## Viterbi
module Viterbi(Dx, Rx, oen, rxrdy, clock, seqrdy,reset
    );
Size in the first run: ~2000 cells after synthesis, about 250 flip-flops, ~8 I/O pins, about 16000 um^2 of cells after synthesis.
==> flow/config.mk <==
export PLATFORM = sky130hd
export DESIGN_NAME = Viterbi
export DESIGN_NICKNAME = Viterbi
export VERILOG_FILES = /design/flow/design.v
export SDC_FILE = /design/flow/constraint.sdc
export NUM_CORES = 4
export LEC_CHECK = 0
export ABC_AREA = 1
export CAP_MARGIN = 40
export CORE_ASPECT_RATIO = 0.99
export CORE_MARGIN = 3
export CORE_UTILIZATION = 72
export CTS_CLUSTER_DIAMETER = 364
export CTS_CLUSTER_SIZE = 15
export MAX_ROUTING_LAYER = met4
export PLACE_DENSITY_LB_ADDON = 0.2
export SLEW_MARGIN = 10
==> flow/constraint.sdc <==
create_clock -name core_clock -period 6.24 [get_ports {clock}]
set_input_delay 1.2480 -clock core_clock [delete_from_list [all_inputs] [get_ports {clock}]]
set_output_delay 1.2480 -clock core_clock [all_outputs]
set_load 0.01 [all_outputs]
run.sh (not shown) runs the stock make flow with config.mk's settings and CLKGATE_MAP_FILE=.
The starting point failed in 5_1_grt.
Next try:
==> flow/config.mk (replaced) <==
export PLATFORM = sky130hd
export DESIGN_NAME = Viterbi
export DESIGN_NICKNAME = Viterbi
export VERILOG_FILES = /design/flow/design.v
export SDC_FILE = /design/flow/constraint.sdc
export NUM_CORES = 4
export LEC_CHECK = 0
export ABC_AREA = 1
export CAP_MARGIN = 20
export CORE_MARGIN = 2
export CORE_UTILIZATION = 72
export CTS_CLUSTER_SIZE = 83
export PLACE_DENSITY_LB_ADDON = 0.27
export SLEW_MARGIN = 20
==> flow/constraint.sdc (replaced) <==
create_clock -name core_clock -period 7.77 [get_ports {clock}]
set_input_delay 1.5540 -clock core_clock [delete_from_list [all_inputs] [get_ports {clock}]]
set_output_delay 1.5540 -clock core_clock [all_outputs]
set_load 0.01 [all_outputs]
- The changed run completed without violations
- synthesized cell count is unchanged
- die size fell by 2.6%
- area after synthesis stays the same

== build 49 ==
Starting RTL as in the previous note.
Settings: LEC_CHECK=0, ABC_AREA=1, CAP_MARGIN=20, CELL_PAD_IN_SITES_GLOBAL_PLACEMENT=1, CORE_MARGIN=2, CORE_UTILIZATION=68, CTS_CLUSTER_SIZE=25, GPL_ROUTABILITY_DRIVEN=0, HOLD_SLACK_MARGIN=-0.09, MAX_ROUTING_LAYER=met4, MIN_ROUTING_LAYER=met2, PLACE_DENSITY_LB_ADDON=0.07, SETUP_SLACK_MARGIN=0.55, SLEW_MARGIN=25; clock period 8.85 ns.
As the logs show, build 49 stopped at global placement without I/O (3_1_place_gp_skip_io) after a tool error, so it never reached the end of the flow.
## Diff of input files: build 12 against build 49
Settings: clearing GPL_ROUTABILITY_DRIVEN, which used to be 0; clearing CTS_CLUSTER_SIZE, which used to be 25; swapping 25 for 20 in SLEW_MARGIN; swapping 0.07 for 0.06 in PLACE_DENSITY_LB_ADDON; clearing SETUP_SLACK_MARGIN, which used to be 0.55; clearing MAX_ROUTING_LAYER, which used to be met4; clearing CELL_PAD_IN_SITES_GLOBAL_PLACEMENT, which used to be 1; putting CTS_CLUSTER_DIAMETER at 255 where nothing was set; clearing MIN_ROUTING_LAYER, which used to be met2; clearing HOLD_SLACK_MARGIN, which used to be -0.09; swapping 8.85 for 8.0 in the clock period (ns, I/O delays scaled along).
## What came out
- Build 12 was carried through to the last stage, and its layout satisfied the timing, design-rule and antenna checks.
- The share of synthesized cell area in and-or and or-and compound cells on build 12 is in line with that on build 49.
- Reported for build 12 and build 49, share of async-settable or async-resettable flops after synthesis turned out identical to the last digit.
- From build 49 to build 12, die extent in x did not move at all.
- Build 49 -> build 12: synthesized cell count delta 0, exact match
- Looking at build 12 and build 49, the area reported by Yosys stat is a wash.
Inputs modified between build 12 and build 70:
Settings: CORE_UTILIZATION: 68 -> 70; PLACE_DENSITY_LB_ADDON: 0.06 -> 0.27; CTS_CLUSTER_DIAMETER: 255 -> unset; the clock period (ns, I/O delays scaled along): 8.0 -> 7.79.
Results
- Delta (build 70 minus build 12): register-to-register slack dropped 230 ps, wire length dropped about 2%, clock-buffer cell count climbed about 18%, post-route fraction of the period consumed by the critical path climbed 2.7 points.
- Well-tap cell count, build 70 and build 12: lower on build 70
- Taking build 12 as the reference, in build 70 global-route usage neither gained nor lost much, via-per-instance ratio picked up an extra 2.5%.
- Changes observed in build 70 relative to build 12: insertion delay to the later sink of the worst-skew pair went up by 20 ps, filler cell count went down by 9.6%.
Input changes introduced in build 2 (baseline for comparison: build 70):
Settings: setting TNS_END_PERCENT to 5 for the first time; setting CTS_CLUSTER_SIZE to 75 for the first time; changing the clock period (ns, I/O delays scaled along) from 7.79 to 6.25.
==> results <==
As the logs show, build 2 stopped at global routing (5_1_grt) after a tool error, so it never reached the end of the flow.
Yosys chip area of build 70 is on par with build 2.
Reported for build 2 and build 70, die width turned out identical to the last digit.
Build 70 -> build 2: compound-cell area share of the yosys netlist delta 0, exact match
Reported for build 2 and build 70, boundary pin count turned out identical to the last digit.
Build 70 has a lower total cell area at the placement stage than build 2.
The total placed cells including tap cells in build 2 sits about 8% above the value recorded for build 70.
Going from build 70 to build 2, number of buffers added for setup after CTS grew by 29, final HPWL from detailed placement grew by 8.9%, final estimated routing congestion in global placement grew by 0.0047.
Here is what was changed in the inputs of build 83 compared with build 2.
Settings: an added PLACE_DENSITY of 0.4; a deleted TNS_END_PERCENT that had been 5; a change of CORE_UTILIZATION from 70 to 72; a deleted PLACE_DENSITY_LB_ADDON that had been 0.27; a deleted ABC_AREA that had been 1; a deleted CTS_CLUSTER_SIZE that had been 75; a change of the clock period (ns, I/O delays scaled along) from 6.25 to 6.57.
Findings:
Build 83 did not finish; a tool error ended it in clock tree synthesis (4_1_cts).
Per the comparison of build 83 with build 2, area share of and/or/nand/nor cells after synthesis fell 10 points; synthesis area per yosys rose 550 sq um; die size rose 0.58%; cell count in the Yosys report fell 380.
The following lists how build 6 was set up differently from build 83:
Settings: PLACE_DENSITY no longer set, was 0.4; CORE_UTILIZATION now 57, was 72; CTS_CLUSTER_SIZE now 79, previously not set; TNS_END_PERCENT now 5, previously not set; SETUP_SLACK_MARGIN now -0.4, previously not set; the clock period (ns, I/O delays scaled along) now 4.42, was 6.57.
Build 6 gives less pre-placement core utilization than build 83 did. Relative to build 83, chip footprint increased by about 26% in build 6. Of build 6 and build 83, the run reporting the higher area after detailed placement was build 6. As of build 6, last weighted congestion value of the routability-driven placer had fallen by a few percent compared to build 83. Layout checks on build 6: not met. Flow itself completed; violations: setup timing. The higher worst setup timing slack at the placement stage of build 6 and build 83 is in build 83.

Setup of run 1:
Starting RTL as in the previous note.
Design Viterbi, start of the top module:
module Viterbi(Dx, Rx, oen, rxrdy, clock, seqrdy,reset
    );
==> flow/config.mk <==
export PLATFORM = sky130hd
export DESIGN_NAME = Viterbi
export DESIGN_NICKNAME = Viterbi
export VERILOG_FILES = /design/flow/design.v
export SDC_FILE = /design/flow/constraint.sdc
export NUM_CORES = 4
export LEC_CHECK = 0
export ABC_AREA = 1
export CAP_MARGIN = 30
export CELL_PAD_IN_SITES_GLOBAL_PLACEMENT = 1
export CORE_MARGIN = 2
export CORE_UTILIZATION = 68
export CTS_CLUSTER_SIZE = 25
export GPL_ROUTABILITY_DRIVEN = 0
export MAX_ROUTING_LAYER = met5
export SETUP_SLACK_MARGIN = 0.21
export SLEW_MARGIN = 25
==> flow/constraint.sdc <==
create_clock -name core_clock -period 8.85 [get_ports {clock}]
set_input_delay 1.7700 -clock core_clock [delete_from_list [all_inputs] [get_ports {clock}]]
set_output_delay 1.7700 -clock core_clock [all_outputs]
set_load 0.01 [all_outputs]
FAIL run 1 @ global placement without I/O: tool exited with error
[inputs] run 2 vs run 1
Settings: CAP_MARGIN changed from 30 to 20; GPL_ROUTABILITY_DRIVEN removed (was 0); ABC_AREA removed (was 1); MAX_ROUTING_LAYER removed (was met5); CTS_CLUSTER_SIZE removed (was 25); SETUP_SLACK_MARGIN removed (was 0.21); SLEW_MARGIN changed from 25 to 20; CELL_PAD_IN_SITES_GLOBAL_PLACEMENT removed (was 1); CORE_UTILIZATION changed from 68 to 52; the clock period (ns, I/O delays scaled along) changed from 8.85 to 3.79.
--- outcome ---
Sequential element share of the synthesized area: lower on run 2. Tally of unique sky130hd cells used after synthesis went up by more than a quarter going from run 1 to run 2. Measured against each other, run 2 and run 1 differ in net count after synthesis, the higher figure coming from run 1. Run 2 does worse than run 1 on floorplan core area. Run 1 -> run 2: die size increased by more than a quarter. Compared with run 1, run 2 shows area after synthesis higher by about 3.5%. Diff run 1 -> run 2 | vertical die dimension | increase of 16%. Although it ran to completion, run 2 produced a layout that fails the final checks because of negative setup slack. Sort run 2 and run 1 by synthesized cell count, descending, and run 1 comes first. Run 1 has lower area fraction in xor and xnor cells than run 2.
Setup changes, run 2 to run 3
Settings: CORE_UTILIZATION now 66, was 52; the clock period (ns, I/O delays scaled along) now 9.05, was 3.79.
Results
Flip-flop and latch count after synthesis: run 3 vs run 2 identical. In run 3 the total global-route track usage turned out 2.8 points higher than in run 2. Run 3 — global placement routability congestion 4.3% lower, run 2 as reference. In the metrics for run 3 and run 2, the one carrying the higher setup slack is run 3. [compare] base=run 2 new=run 3: total non-filler cell area in the finished layout decreased by about 20% relative to the old numbers, relative area of clock buffers and inverters in the final design increased by 0.48 points relative to the old numbers, worst hold slack increased by 16 ps relative to the old numbers. Run 3 went all the way through the flow, and no timing, DRC or antenna check failed.

Viterbi again, from the RTL that the note above started with.
==> flow/design.v (excerpt) <==
module Viterbi(Dx, Rx, oen, rxrdy, clock, seqrdy,reset
    );
output Dx;
output oen;
output rxrdy;
input [1:0] Rx;
input seqrdy;
input reset;
input clock;
wire[3:0] A0_out;
wire[3:0] A1_out;
wire[3:0] A2_out;
wire[3:0] A3_out;
wire[3:0] A4_out;
wire[3:0] A5_out;
wire[3:0] A6_out;
wire[3:0] A7_out;
 wire [3:0] acs0_pm_out;
 wire [3:0] acs1_pm_out;
 wire [3:0] acs2_pm_out;
 wire [3:0] acs3_pm_out;
 wire [3:0] acs4_pm_out;
 wire [3:0] acs5_pm_out;   
 wire [3:0] acs6_pm_out;   
 wire [3:0] acs7_pm_out;
wire acs0_label;
wire acs1_label;
wire acs2_label;
wire acs3_label;
wire acs4_label;
wire acs5_label;
wire acs6_label;
wire acs7_label;
wire len;
wire aen;
wire [3:0] min_metric;
assign rxrdy = len;
wire [1:0] HD1;	wire [1:0] HD9;
wire [1:0] HD2;	wire [1:0] HD10;
wire [1:0] HD3;   wire [1:0] HD11;
wire [1:0] HD4;	wire [1:0] HD12;
wire [1:0] HD5;	wire [1:0] HD13;
wire [1:0] HD6;	wire [1:0] HD14;
wire [1:0] HD7;	wire [1:0] HD15;
wire [1:0] HD8;	wire [1:0] HD16;
BMU U1(.HD1(HD1), .HD2(HD2), .HD3(HD3), .HD4(HD4), .HD5(HD5), .HD6(HD6), .HD7(HD7), .HD8(HD8), .HD9(HD9), .HD10(HD10), .HD11(HD11), .HD12(HD12), .HD13(HD13), .HD14(HD14), .HD15(HD15), .HD16(HD16), .Rx(Rx), .len(len & seqrdy), .clock(clock), .reset(reset)
);
ACSU U2(.acs0_pm_out(acs0_pm_out), .acs1_pm_out(acs1_pm_out), 
              .acs2_pm_out(acs2_pm_out), .acs3_pm_out(acs3_pm_out), 
              .acs4_pm_out(acs4_pm_out), .acs5_pm_out(acs5_pm_out), 
              .acs6_pm_out(acs6_pm_out), .acs7_pm_out(acs7_pm_out),
              .acs0_label(acs0_label),   .acs1_label(acs1_label), 
              .acs2_label(acs2_label),   .acs3_label(acs3_label), 
              .acs4_label(acs4_label),   .acs5_label(acs5_label), 
              .acs6_label(acs6_label),   .acs7_label(acs7_label),
              .acs0_pm_ina(A0_out),  .acs0_pm_inb(A4_out), .HD0_ina(HD1), .HD0_inb(HD9),
              .acs1_pm_ina(A0_out),  .acs1_pm_inb(A4_out), .HD1_ina(HD2), .HD1_inb(HD10),
              .acs2_pm_ina(A1_out),  .acs2_pm_inb(A5_out), .HD2_ina(HD3), .HD2_inb(HD11),
              .acs3_pm_ina(A1_out),  .acs3_pm_inb(A5_out), .HD3_ina(HD4), .HD3_inb(HD12),
  ...
export LEC_CHECK = 0
export ABC_AREA = 1
export CAP_MARGIN = 20
export CORE_ASPECT_RATIO = 0.5
export CORE_MARGIN = 2
export CORE_UTILIZATION = 72
export CTS_CLUSTER_DIAMETER = 395
export CTS_CLUSTER_SIZE = 95
export PLACE_DENSITY = 0.39
export SETUP_SLACK_MARGIN = 0.53
export SLEW_MARGIN = 20
export TNS_END_PERCENT = 5
create_clock -name core_clock -period 2.48 [get_ports {clock}]
The starting point ended with an error in global routing.
==> next run, changes <==
Settings changed: ABC_AREA 1 to unset, CORE_ASPECT_RATIO 0.5 to unset, CORE_UTILIZATION 72 to 40, CTS_CLUSTER_DIAMETER 395 to unset, CTS_CLUSTER_SIZE 95 to unset, PLACE_DENSITY 0.39 to unset, SETUP_SLACK_MARGIN 0.53 to unset, TNS_END_PERCENT 5 to unset.
Clock period 2.48 ns to 8.0 ns, I/O delays scaled along.
=> The changed run completed with no timing, DRC or antenna violations. Area after synthesis went up by 3.5%. Synthesized cell count went down by 19%. Die size went up by 83%.
==> next run, changes <==
Settings changed: ABC_AREA set to 0, CORE_MARGIN 2 to 8, CTS_CLUSTER_SIZE set to 42, GPL_TIMING_DRIVEN set to 0, HOLD_SLACK_MARGIN set to 0.25, MIN_ROUTING_LAYER set to met2, PLACE_DENSITY_LB_ADDON set to 0.27, SLEW_MARGIN 20 to 25.
This time the run produced a layout that fails on setup timing.
Wire length rose by about 28%.
Critical path depth fell by 2.
Worst hold slack improved by 0.012 ns.
Global-route usage rose by 13 points.
==> next run, changes <==
Settings changed: ABC_AREA 0 to unset, CORE_MARGIN 8 to 2, CORE_UTILIZATION 40 to 72, CTS_CLUSTER_DIAMETER set to 282, CTS_CLUSTER_SIZE 42 to 98, GPL_TIMING_DRIVEN 0 to unset, HOLD_SLACK_MARGIN 0.25 to unset, MIN_ROUTING_LAYER met2 to unset, PLACE_DENSITY set to 0.42, PLACE_DENSITY_LB_ADDON 0.27 to unset, SLEW_MARGIN 25 to 20.
Clock period 8.0 ns to 3.51 ns, I/O delays scaled along.
=>
- With this change the flow died in global routing on GRT-0232
- die size fell by 50%
- synthesized cell count is unchanged
- area after synthesis stays the same
==> next run, changes <==
Settings changed: ABC_AREA set to 1, CTS_CLUSTER_DIAMETER 282 to 370, CTS_CLUSTER_SIZE 98 to 83, PLACE_DENSITY 0.42 to unset, PLACE_DENSITY_LB_ADDON set to 0.16.
Clock period 3.51 ns to 6.29 ns, I/O delays scaled along.
Result: The new run aborted during global routing; synthesized cell count grows by 23%; area after synthesis shrinks by 3.3%; die size shrinks by 3.3%.
